run A:
// sorting_system
module sorting_system(
    input wire clk,              
    input wire rst_n,            
    input wire btn_manual_1,     
    input wire btn_manual_2,     
    input wire sensor_out,
    output wire s0, s1,
    output wire s2, s3,
    output wire led_r, led_g, led_b,
    input wire ir_sensor,        
    output wire servo_pwm_1,     
    output wire servo_pwm_2,     
    output wire led_ir_status    
);
Size: ~2600 cells after synthesis, about 380 flip-flops, ~16 I/O pins, about 21000 µm² of cells after synthesis.
clock: 7.71 ns
lec_check: 0
cap_margin: 30
cell_pad_in_sites_detail_placement: 1
cell_pad_in_sites_global_placement: 0
core_margin: 2
core_utilization: 67
cts_cluster_size: 45
max_routing_layer: met5
place_density_lb_addon: 0.11
setup_slack_margin: -0.17
slew_margin: 20
tns_end_percent: 30
run.sh (not shown) runs the stock make flow with config.mk's settings and CLKGATE_MAP_FILE=.
The log for run A ends in 4_1_cts with error DPL-0033, so the run never completed.
Inputs modified between run A and run B:
Settings: a change of SETUP_SLACK_MARGIN from -0.17 to 0.88; a change of TNS_END_PERCENT from 30 to 5; a change of CORE_UTILIZATION from 67 to 70; a deleted CELL_PAD_IN_SITES_DETAIL_PLACEMENT that had been 1; a deleted PLACE_DENSITY_LB_ADDON that had been 0.11; an added PLACE_DENSITY of 0.81; a deleted CTS_CLUSTER_SIZE that had been 45; a change of CAP_MARGIN from 30 to 20; an added CORE_ASPECT_RATIO of 0.5; a change of the clock period (ns, I/O delays scaled along) from 7.71 to 3.06.
Results
Placeable core region: run B better than run A
Run A fits on a die that is larger than the die of run B.
Nothing crashed in run B and all stages finished; the problem is that the final layout failed, the offending checks being setup timing.
Row count in run B is 20 below run A.
Number of I/O pins came out exactly the same in run A and run B.
[inputs] run C vs run B
Settings: swapping 5 for 75 in TNS_END_PERCENT; swapping 70 for 72 in CORE_UTILIZATION; putting ABC_AREA at 1 where nothing was set; clearing PLACE_DENSITY, which used to be 0.81; swapping 0.5 for 0.97 in CORE_ASPECT_RATIO; clearing SETUP_SLACK_MARGIN, which used to be 0.88; swapping 3.06 for 2.94 in the clock period (ns, I/O delays scaled along).
- In run C the implementation ran to completion but is not tape-out ready, as the final checks report setup timing.
- Looking at first-pass GRT wire length, run C sits 1.1% below run B.
- Delta (run C minus run B): power attributed to sequential cells saw an increase, cell depth of the worst flop-to-flop path increased 9, cell area after layout decreased by 6.7% relative to the old numbers, maximum frequency went up 0.086 GHz, combinational power share rose by 7.2 points.
- Netlist area before placement grows by a few percent when moving from run B to run C.
- Run C against run B: clock transition at the register clock pins on the worst setup and hold paths after CTS saw little to no change; routed via count down 1663; proportion of power drawn by the clock network now smaller.
The inputs of run D differ from those of run C as listed below.
Settings: SETUP_SLACK_MARGIN: unset -> -0.15; HOLD_SLACK_MARGIN: unset -> 0.29; CORE_ASPECT_RATIO: 0.97 -> 0.91; the clock period (ns, I/O delays scaled along): 2.94 -> 2.53.
Results
Wire length grows by a few percent when moving from run C to run D.
Clock-buffer cell count was lower in the run labelled run D.
Delta (run D minus run C): via count now larger; die boundary height shrank by about 3%; sequential cell fraction of total power went up by 1.4 points; synthesis-to-layout area growth moved up.
From run C to run D the numbers moved as follows: detailed placer's ending HPWL now sits higher, detail-routed net length per standard cell +about 1.1%, first-iteration detailed-routing DRC count climbed 291.
Run D ran in full, but the layout does not pass; the checks complain about setup timing.
On sequential portion of the cell area: run D sits below run C.


build 19:
The RTL this note starts from:
==> flow/design.v <==
`timescale 1ns / 1ps
module sorting_system(
    input wire clk,              
    input wire rst_n,            
    input wire btn_manual_1,     
    input wire btn_manual_2,     
    input wire sensor_out,
    output wire s0, s1,
    output wire s2, s3,
    output wire led_r, led_g, led_b,
    input wire ir_sensor,        
    output wire servo_pwm_1,     
    output wire servo_pwm_2,     
    output wire led_ir_status    
);
    wire [1:0] detected_color;  
    tcs3200_core_v3 #(
        .SAMPLE_TIME(2500)
    ) color_sensor_inst (
        .clk(clk), .rst_n(rst_n),
        .sensor_out(sensor_out),
        .s0(s0), .s1(s1), .s2(s2), .s3(s3),
        .color_id(detected_color),
        .led_r(led_r), .led_g(led_g), .led_b(led_b)
    );
    reg ir_s1, ir_s2;
    wire ir_edge;
    always @(posedge clk) begin
        if (rst_n) begin
            ir_s1 <= 1'b1;
            ir_s2 <= 1'b1;
        end else begin
            ir_s1 <= ir_sensor;
            ir_s2 <= ir_s1;
        end
    end
    assign ir_edge = (ir_s2 == 1'b1 && ir_s1 == 1'b0);
    assign led_ir_status = ~ir_s2;  
    reg trig_1, trig_2;
    always @(posedge clk) begin
        if (rst_n) begin
            trig_1 <= 0;
            trig_2 <= 0;
        end else begin
            trig_1 <= 0;
            trig_2 <= 0;
            if (ir_edge) begin
                if (detected_color == 2'd1) trig_1 <= 1;
                else if (detected_color == 2'd2) trig_2 <= 1;
            end
        end
    end
    servo_core #(
        .START_DELAY(26250),
        .HOLD_TIME(30000)
    ) servo_1_inst (
        .clk(clk), .rst_n(rst_n),
        .activate(trig_1 | btn_manual_1),
        .pwm_out(servo_pwm_1)
    );
    servo_core #(
        .START_DELAY(50000),
        .HOLD_TIME(30000)
    ) servo_2_inst (
        .clk(clk), .rst_n(rst_n),
        .activate(trig_2 | btn_manual_2),
        .pwm_out(servo_pwm_2)
    );
endmodule
module tcs3200_core_v3(
    input clk, rst_n, sensor_out,
    output wire s0, s1,
    output reg s2, s3,
    output reg [1:0] color_id,
    output reg led_r, led_g, led_b
);
    assign s0 = 1; assign s1 = 1;  
    parameter SAMPLE_TIME = 12500000;  
    localparam RED=0, BLUE=1, GREEN=2;
    reg [1:0] state;
    reg [31:0] timer, counter;
    reg [31:0] r_val, g_val, b_val;
    reg s_in_d, s_in_d2;
    wire s_edge = s_in_d & ~s_in_d2;
    always @(posedge clk) begin
        if (rst_n) begin s_in_d <= 1'b0; s_in_d2 <= 1'b0; end
        else begin s_in_d <= sensor_out; s_in_d2 <= s_in_d; end
    end
    always @(posedge clk) begin
        if (rst_n) begin
            state <= RED; timer <= 0; counter <= 0; s2 <= 0; s3 <= 0;
            r_val <= 0; g_val <= 0; b_val <= 0;
            color_id <= 0; led_r<=0; led_g<=0; led_b<=0;
        end else begin
            if (timer < SAMPLE_TIME) begin
                timer <= timer + 1;
                if (s_edge) counter <= counter + 1;
            end else begin
                timer <= 0; counter <= 0;
                case(state)
                    RED: begin r_val <= counter; state <= BLUE; s2<=0; s3<=1; end
                    BLUE: begin b_val <= counter; state <= GREEN; s2<=1; s3<=1; end
                    GREEN: begin
                        g_val <= counter; state <= RED; s2<=0; s3<=0;
                        if ((r_val + g_val + b_val) > 1000) begin
                            if(r_val > g_val && r_val > b_val) begin
                                color_id <= 1; led_r<=1; led_g<=0; led_b<=0;
                            end else if(g_val > r_val && g_val > b_val) begin
                                color_id <= 2; led_r<=0; led_g<=1; led_b<=0;
                            end else if(b_val > r_val && b_val > g_val) begin
                                color_id <= 3; led_r<=0; led_g<=0; led_b<=1;
                            end
                        end else begin
                             led_r<=0; led_g<=0; led_b<=0;
                        end
                    end
                    default: begin state <= RED; s2<=0; s3<=0; end
                endcase
            end
        end
    end
endmodule
module servo_core #(
    parameter START_DELAY = 0,       
    parameter HOLD_TIME = 125000000  
)(
    input clk, rst_n, activate,
    output reg pwm_out
);
    parameter PWM_TOP = 2500;        
    parameter MIN_PULSE = 62;        
    parameter TARGET_PULSE = 146;    
    parameter STEP = 1;              
    reg [31:0] cnt;
    reg [31:0] duty;
    localparam IDLE=0, WAIT_DELAY=1, MOVE=2, HOLD=3, RETURN=4;
    reg [2:0] state;
    reg [31:0] general_timer;  
    always @(posedge clk) begin
        if (rst_n) begin
            state <= IDLE; duty <= MIN_PULSE; general_timer <= 0;
            cnt <= 0; pwm_out <= 0;
        end else begin
            if (cnt < PWM_TOP) cnt <= cnt + 1; else cnt <= 0;
            pwm_out <= (cnt < duty) ? 1 : 0;
            case(state)
                IDLE: begin
                    duty <= MIN_PULSE;
                    general_timer <= 0;
                    if (activate) begin
                        if (START_DELAY > 0) state <= WAIT_DELAY;
                        else state <= MOVE;
                    end
                end
                WAIT_DELAY: begin
                    if (general_timer < START_DELAY) begin
                        general_timer <= general_timer + 1;
                    end else begin
                        general_timer <= 0;
                        state <= MOVE;
                    end
                end
                MOVE: begin
                    if (duty < TARGET_PULSE) duty <= duty + STEP;
                    else begin
                        duty <= TARGET_PULSE;
                        general_timer <= 0;
                        state <= HOLD;
                    end
                end
                HOLD: begin
                    if (general_timer < HOLD_TIME) general_timer <= general_timer + 1;
                    else state <= RETURN;
                end
                RETURN: begin
                    if (duty > MIN_PULSE) duty <= duty - STEP;
                    else state <= IDLE;
                end
                default: state <= IDLE;
            endcase
        end
    end
endmodule
clock: 2.63 ns
lec_check: 0
abc_area: 1
cap_margin: 0
core_margin: 2
core_utilization: 72
cts_cluster_diameter: 103
gpl_routability_driven: 0
slew_margin: 20
The flow completed for build 19, but it is not clean: the layout still shows negative setup slack.
Inputs modified between build 19 and build 90:
Settings: clearing ABC_AREA, which used to be 1; clearing GPL_ROUTABILITY_DRIVEN, which used to be 0; swapping 0 for 20 in CAP_MARGIN; swapping 72 for 40 in CORE_UTILIZATION; clearing CTS_CLUSTER_DIAMETER, which used to be 103; swapping 2.63 for 8.0 in the clock period (ns, I/O delays scaled along).
Notes after the runs:
- Build 90 finished every stage and its layout cleared the timing, DRC and antenna checks.
- Of build 90 and build 19, build 90 shows the higher time the worst path needs with I/O delays and setup, with build 19 below it.
- Area of all placed cells without fillers is lower on build 90
- Relative to build 19, wire length the detailed router placed on met1 increased by 1500 um in build 90.
- Worst setup slack after layout, build 90 and build 19: larger value in build 90
- Fraction of the cycle the final worst path needs for build 90: 62 points down relative to build 19
- Diff build 90 and build 19: peak supply drop lower in build 90
diff inputs: build 90 => build 9
Settings: putting SETUP_SLACK_MARGIN at 2.33 where nothing was set; putting GPL_ROUTABILITY_DRIVEN at 0 where nothing was set; putting HOLD_SLACK_MARGIN at 0.1 where nothing was set; putting CTS_CLUSTER_SIZE at 54 where nothing was set; putting CELL_PAD_IN_SITES_GLOBAL_PLACEMENT at 0 where nothing was set; putting MIN_ROUTING_LAYER at met2 where nothing was set; putting PLACE_DENSITY at 0.75 where nothing was set; swapping 20 for 40 in CAP_MARGIN; putting CORE_ASPECT_RATIO at 1.67 where nothing was set; putting ABC_AREA at 1 where nothing was set.
### Flow results
Against build 90, build 9 comes in 670 ps higher on slack of the critical path. Looking only at fraction of area in clock buffers and inverters, and setting everything else aside, the lower value of build 90 and build 9 goes to build 9. Synthesis-to-layout area growth of build 9 is on par with build 90. Diff build 90 -> build 9 | switching share of total power | increase of 3.8 points. Post-synthesis instance total: higher on build 9. Via count normalized by instance count (higher): build 9. Row critical path arrival: build 9 lower / build 90 higher.
Inputs modified between build 9 and build 17:
Settings: CORE_ASPECT_RATIO: 1.67 -> 1.27; CELL_PAD_IN_SITES_GLOBAL_PLACEMENT: 0 -> 2; SETUP_SLACK_MARGIN: 2.33 -> unset.
- Build 17: no failed stages, no open violations at the end
- The setup slack of build 17 is larger than that of build 9.
- Between build 9 and build 17, the via count is higher for build 9.
- Looking at capture point of the worst path, the color_sensor_inst.led_b$_SDFFE_PP0P_ result is from build 9; the color_sensor_inst.led_g$_SDFFE_PP0P_ one comes from build 17.
- NOTE: number of search-and-repair iterations in the first detailed-routing pass in build 17 falls short of that of build 9
- Looking at critical path's slowest cell, the sky130_fd_sc_hd__a21oi_1 result is from build 9; the sky130_fd_sc_hd__fa_1 one comes from build 17.
- Sort build 9 and build 17 by clock network power share desc -> top: build 17
- Going from build 9 to build 17, critical path depth higher; relative contribution of combinational cells to total power lower; number of signal-net buffers in the layout higher.


== P ==
Starts from the design.v that is shown in full above.
Settings: LEC_CHECK=0, ABC_AREA=1, CAP_MARGIN=0, CORE_MARGIN=2, CORE_UTILIZATION=72, CTS_CLUSTER_DIAMETER=101, GPL_ROUTABILITY_DRIVEN=0, SLEW_MARGIN=20; clock period 2.63 ns.
No crash in P: every stage finished, but the layout fails its final checks due to setup timing.
Input-level comparison between Q and P:
diff --git a/flow/config.mk b/flow/config.mk
--- a/flow/config.mk
+++ b/flow/config.mk
@@ -6,9 +6,6 @@
 export NUM_CORES = 4
 export LEC_CHECK = 0
-export ABC_AREA = 1
-export CAP_MARGIN = 0
+export CAP_MARGIN = 20
 export CORE_MARGIN = 2
 export CORE_UTILIZATION = 72
-export CTS_CLUSTER_DIAMETER = 101
-export GPL_ROUTABILITY_DRIVEN = 0
 export SLEW_MARGIN = 20
==> flow/constraint.sdc <==
create_clock -name core_clock -period 4.06 [get_ports {clk}]
set_input_delay 0.8120 -clock core_clock [delete_from_list [all_inputs] [get_ports {clk}]]
set_output_delay 0.8120 -clock core_clock [all_outputs]
set_load 0.01 [all_outputs]
Each of Q and P falls short of a clean finish. Complete run, failing final checks: Q, reason setup timing. Chip height: Q and P compared, lower one is Q. Total power is lower on Q. Q: logic depth of the worst setup path including buffers 7 below P. On portion of total power attributed to the clock network: between Q and P, it ends up lower for P.
Input-level comparison between R and Q:
diff --git a/flow/config.mk b/flow/config.mk
--- a/flow/config.mk
+++ b/flow/config.mk
@@ -8,4 +8,4 @@
 export CAP_MARGIN = 20
 export CORE_MARGIN = 2
-export CORE_UTILIZATION = 72
+export CORE_UTILIZATION = 71
 export SLEW_MARGIN = 20
==> flow/constraint.sdc <==
create_clock -name core_clock -period 4.33 [get_ports {clk}]
set_input_delay 0.8660 -clock core_clock [delete_from_list [all_inputs] [get_ports {clk}]]
set_output_delay 0.8660 -clock core_clock [all_outputs]
set_load 0.01 [all_outputs]
## What came out
Q has a higher area growth from synthesis to layout than R. Of R and Q, it is R that has the higher total negative setup slack. On R: routed wire length on met3 is about 21% lower than what Q gave. Looking at design area, R sits below Q. Global-route track usage on met1 came out lower on R than on Q. Across Q and R, a clean result was obtained everywhere but in Q. Q had finished all stages when the layout checks came back failing, citing setup timing.
--- input diff R..S ---
diff --git a/flow/config.mk b/flow/config.mk
--- a/flow/config.mk
+++ b/flow/config.mk
@@ -8,4 +8,6 @@
 export CAP_MARGIN = 20
 export CORE_MARGIN = 2
-export CORE_UTILIZATION = 71
+export CORE_UTILIZATION = 40
+export PLACE_DENSITY_LB_ADDON = 0.12
 export SLEW_MARGIN = 20
+export TNS_END_PERCENT = 10
==> flow/constraint.sdc <==
create_clock -name core_clock -period 8.0 [get_ports {clk}]
set_input_delay 1.6000 -clock core_clock [delete_from_list [all_inputs] [get_ports {clk}]]
set_output_delay 1.6000 -clock core_clock [all_outputs]
set_load 0.01 [all_outputs]
### Flow results
The cell internal power dissipation in S sits 2500 uW below the value recorded for R.
Number of sequential storage elements delta (R -> S): insignificant
Every stage of the flow completed for S, and the final layout passed the timing, DRC and antenna checks.
On synthesis-to-finish area growth: between S and R, it ends up higher for S.
In the tables for S and R, met1 track utilization from global routing reads lower with S.
Of S and R, S shows the lower detailed route wirelength on metal3, with R above it.
Compared with R, in S sequential share of layout area dropped 0.61 points, count of flip-flops with a built-in enable after synthesis ~0 delta.


RTL: the design.v shown in full above, as it stands there.
==> flow/config.mk <==
export PLATFORM = sky130hd
export DESIGN_NAME = sorting_system
export DESIGN_NICKNAME = sorting_system
export VERILOG_FILES = /design/flow/design.v
export SDC_FILE = /design/flow/constraint.sdc
export NUM_CORES = 4
export LEC_CHECK = 0
export ABC_AREA = 1
export CAP_MARGIN = 20
export CELL_PAD_IN_SITES_GLOBAL_PLACEMENT = 0
export CORE_ASPECT_RATIO = 0.91
export CORE_MARGIN = 2
export CORE_UTILIZATION = 72
export CTS_CLUSTER_DIAMETER = 63
export HOLD_SLACK_MARGIN = 0.29
export MAX_ROUTING_LAYER = met5
export PLACE_DENSITY = 0.42
export SETUP_SLACK_MARGIN = -0.15
export SLEW_MARGIN = 20
export TNS_END_PERCENT = 75
==> flow/constraint.sdc <==
create_clock -name core_clock -period 2.53 [get_ports {clk}]
set_input_delay 0.5060 -clock core_clock [delete_from_list [all_inputs] [get_ports {clk}]]
set_output_delay 0.5060 -clock core_clock [all_outputs]
set_load 0.01 [all_outputs]
The first run produced a layout that fails on negative setup slack.
Edit:
==> flow/config.mk (replaced) <==
export PLATFORM = sky130hd
export DESIGN_NAME = sorting_system
export DESIGN_NICKNAME = sorting_system
export VERILOG_FILES = /design/flow/design.v
export SDC_FILE = /design/flow/constraint.sdc
export NUM_CORES = 4
export LEC_CHECK = 0
export ABC_AREA = 1
export CAP_MARGIN = 20
export CORE_MARGIN = 2
export CORE_UTILIZATION = 72
export CTS_CLUSTER_DIAMETER = 249
export PLACE_DENSITY = 0.4
export SLEW_MARGIN = 20
==> flow/constraint.sdc (replaced) <==
create_clock -name core_clock -period 5.26 [get_ports {clk}]
set_input_delay 1.0520 -clock core_clock [delete_from_list [all_inputs] [get_ports {clk}]]
set_output_delay 1.0520 -clock core_clock [all_outputs]
set_load 0.01 [all_outputs]
Effect: The new run completed with no timing, DRC or antenna violations. Worst setup slack improves by 2400 ps. Area after synthesis does not change. Final cell count shrinks by 5.4%. Hold slack barely changes. Global-route usage shrinks by 3.7 points. Routed wire length shrinks by 12%. Core utilization shrinks by 6.1 points.
Edit:
--- a/flow/config.mk
+++ b/flow/config.mk
@@ -11,4 +11,5 @@
 export CORE_UTILIZATION = 72
 export CTS_CLUSTER_DIAMETER = 249
-export PLACE_DENSITY = 0.4
+export CTS_CLUSTER_SIZE = 15
+export PLACE_DENSITY_LB_ADDON = 0.01
 export SLEW_MARGIN = 20
The new run finished with timing, DRC and antenna clean. Total power is lower by 16%. Non-clock buffer count is lower by 1. Worst hold slack barely changes. Sequential share of layout area is higher by 0.93 points. Final area is lower by 2.8%. Clock skew barely changes. Global-route usage is lower by 0.52 points. Routed wire length is lower by 1.5%. Setup slack stays flat. Register-to-register slack barely changes. Die area does not change.
No activity file was given, so power comes from the tool's default toggle rates.
